Setup of job 471:
## frameMakerTop
module frameMakerTop (samplePoint, reset, canRX, isError, isStuff, endOverload, BS_onoff, CRCtype, BRS_Stop, invalidBit, CRCcalc_on, CRCtime, ackValue, IDE, EDL, BRS, isRemote, size, frame, frameReady, isStart);
Size: ~230 flip-flops, ~180 I/O pins.
make LEC_CHECK=0 ABC_AREA=0 CAP_MARGIN=10 CELL_PAD_IN_SITES_DETAIL_PLACEMENT=0 CORE_ASPECT_RATIO=0.82 CORE_MARGIN=2 CORE_UTILIZATION=59 CTS_CLUSTER_SIZE=58 GPL_ROUTABILITY_DRIVEN=0 MAX_ROUTING_LAYER=met4 SLEW_MARGIN=20 TNS_END_PERCENT=40 finish   # period 2.1 ns
run.sh (not shown) runs the stock make flow with config.mk's settings and CLKGATE_MAP_FILE=.
Job 471 | stages: all done | timing, DRC, antenna: all pass
#### Input delta (job 6508 over job 471)
==> flow/config.mk <==
export PLATFORM = sky130hd
export DESIGN_NAME = frameMakerTop
export DESIGN_NICKNAME = frameMakerTop
export VERILOG_FILES = /design/flow/design.v
export SDC_FILE = /design/flow/constraint.sdc
export NUM_CORES = 4
export LEC_CHECK = 0
export ABC_AREA = 1
export CAP_MARGIN = 20
export CORE_MARGIN = 2
export CORE_UTILIZATION = 27
export SLEW_MARGIN = 20
==> flow/constraint.sdc <==
create_clock -name core_clock -period 3.01 [get_ports {samplePoint}]
set_input_delay 0.6020 -clock core_clock [delete_from_list [all_inputs] [get_ports {samplePoint}]]
set_output_delay 0.6020 -clock core_clock [all_outputs]
set_load 0.01 [all_outputs]
### Flow results
Looking at final setup slack of the worst path, job 6508 sits above job 471. Delta (job 6508 minus job 471): combinational power share has decreased, worst hold slack increased by 0.10 ns relative to the old numbers, inserted tap cell count went up, pin count of the biggest net entering global routing shows an increase of 59%.
What job 6077 does differently from job 6508 at the input level:
-- flow/config.mk --
<<< job 6508, line 11
export CORE_UTILIZATION = 27
>>> job 6077, line 11
export CORE_UTILIZATION = 64
export CTS_CLUSTER_DIAMETER = 358
export CTS_CLUSTER_SIZE = 93
export PLACE_DENSITY = 0.41
==> flow/constraint.sdc <==
create_clock -name core_clock -period 1.71 [get_ports {samplePoint}]
set_input_delay 0.3420 -clock core_clock [delete_from_list [all_inputs] [get_ports {samplePoint}]]
set_output_delay 0.3420 -clock core_clock [all_outputs]
set_load 0.01 [all_outputs]
Results
- Job 6077 is listed as incomplete: the tool reported an error in global routing (5_1_grt) and the run ended there.
- Compared with job 6508, in job 6077 post-CTS setup buffer count saw an increase; register bit count reported by yosys saw little to no change; pre-CTS worst setup slack saw a decrease.
- Job 6077 -> job 6508: instance tally after logic synthesis delta 0, exact match
- Compared with job 6508, in job 6077 total cell area reported by yosys after synthesis ~0 delta; floorplan die area lost 21000 µm²; total of cells resized after clock tree synthesis now sits higher.


## run C
Starting RTL as in the previous note.
make LEC_CHECK=0 ABC_AREA=0 CAP_MARGIN=10 CELL_PAD_IN_SITES_DETAIL_PLACEMENT=0 CORE_ASPECT_RATIO=0.82 CORE_MARGIN=2 CORE_UTILIZATION=71 CTS_CLUSTER_DIAMETER=48 CTS_CLUSTER_SIZE=58 GPL_ROUTABILITY_DRIVEN=0 MAX_ROUTING_LAYER=met4 PLACE_DENSITY=0.36 SLEW_MARGIN=20 TNS_END_PERCENT=40 finish   # period 2.1 ns
| run C | all stages done | FAIL | setup timing |
Edits applied to the flow inputs when going from run C to run B:
Settings: CTS_CLUSTER_DIAMETER removed (was 48); MAX_ROUTING_LAYER removed (was met4); PLACE_DENSITY removed (was 0.36); TNS_END_PERCENT removed (was 40); CORE_UTILIZATION changed from 71 to 67; CORE_ASPECT_RATIO removed (was 0.82); GPL_ROUTABILITY_DRIVEN removed (was 0); CAP_MARGIN changed from 10 to 20; CTS_CLUSTER_SIZE changed from 58 to 41; ABC_AREA changed from 0 to 1; CELL_PAD_IN_SITES_DETAIL_PLACEMENT removed (was 0); the clock period (ns, I/O delays scaled along) changed from 2.1 to 1.7.
- Run B did not finish; the tool stopped in global routing with error GRT-0232.
- Compared with run C, post-synthesis area per instance in run B decreased by more than 10%.
- The run showing the smaller worst-case setup slack after placement is run B.
- Compared with run C, run B shows a higher die size.
- From run C to run B the numbers moved as follows: site row count higher, total cells reported by yosys after synthesis higher.
- Compared with run C, in run B count of mapped cells out of synthesis went up by about 25%; synthesized area went down by about 2.6%; chip area in the Yosys report went down by about 2.6%.
- Comparing run C and run B, the lower CTS buffer count was measured on run C.


Starting RTL as in the previous note.
export LEC_CHECK = 0
export ABC_AREA = 0
export CAP_MARGIN = 20
export CELL_PAD_IN_SITES_DETAIL_PLACEMENT = 1
export CELL_PAD_IN_SITES_GLOBAL_PLACEMENT = 1
export CORE_ASPECT_RATIO = 0.82
export CORE_MARGIN = 2
export CORE_UTILIZATION = 36
export CTS_CLUSTER_SIZE = 58
export GPL_ROUTABILITY_DRIVEN = 1
export HOLD_SLACK_MARGIN = 0.03
export MAX_ROUTING_LAYER = met5
export PLACE_DENSITY_LB_ADDON = 0.01
export SLEW_MARGIN = 0
export TNS_END_PERCENT = 40
create_clock -name core_clock -period 5.21 [get_ports {samplePoint}]
The first run finished clean.
Rerun with:
ABC_AREA = 1   (was 0)
CELL_PAD_IN_SITES_DETAIL_PLACEMENT = default   (was 1)
CELL_PAD_IN_SITES_GLOBAL_PLACEMENT = default   (was 1)
CORE_ASPECT_RATIO = default   (was 0.82)
CORE_UTILIZATION = 72   (was 36)
CTS_CLUSTER_SIZE = 100   (was 58)
GPL_ROUTABILITY_DRIVEN = default   (was 1)
HOLD_SLACK_MARGIN = default   (was 0.03)
MAX_ROUTING_LAYER = default   (was met5)
PLACE_DENSITY_LB_ADDON = default   (was 0.01)
SLEW_MARGIN = 20   (was 0)
TNS_END_PERCENT = 10   (was 40)
clock period = 2.39 ns   (was 5.21 ns; I/O delays follow)
The new run failed in global routing with GRT-0232.
Die area fell by well over a third.
Area after synthesis drops by a few percent.
Synthesized cell count goes up by a quarter to a third.
Rerun with:
CAP_MARGIN = 5   (was 20)
CTS_CLUSTER_SIZE = default   (was 100)
MAX_ROUTING_LAYER = met4   (was default)
PLACE_DENSITY_LB_ADDON = 0.25   (was default)
SETUP_SLACK_MARGIN = 0.44   (was default)
TNS_END_PERCENT = default   (was 10)
clock period = 1.54 ns   (was 2.39 ns; I/O delays follow)
With this change the flow ended with an error in global placement; die area is unchanged; synthesized cell count does not change; synthesized area stays the same.
Rerun with:
CAP_MARGIN = 20   (was 5)
CTS_CLUSTER_DIAMETER = 192   (was default)
CTS_CLUSTER_SIZE = 53   (was default)
MAX_ROUTING_LAYER = default   (was met4)
PLACE_DENSITY_LB_ADDON = default   (was 0.25)
SETUP_SLACK_MARGIN = 0.51   (was 0.44)
clock period = 2.25 ns   (was 1.54 ns; I/O delays follow)
=> Now the flow failed in global routing. Die size stays the same. Synthesized cell count is unchanged. Synthesized area does not change.
Rerun with:
CORE_UTILIZATION = 40   (was 72)
CTS_CLUSTER_DIAMETER = default   (was 192)
CTS_CLUSTER_SIZE = default   (was 53)
SETUP_SLACK_MARGIN = default   (was 0.51)
clock period = 3.01 ns   (was 2.25 ns; I/O delays follow)
Outcome:
- With this change the flow finished clean
- synthesized area is unchanged
- synthesized cell count is unchanged
- die size increases by 77%
Power and IR drop assume default switching activity.
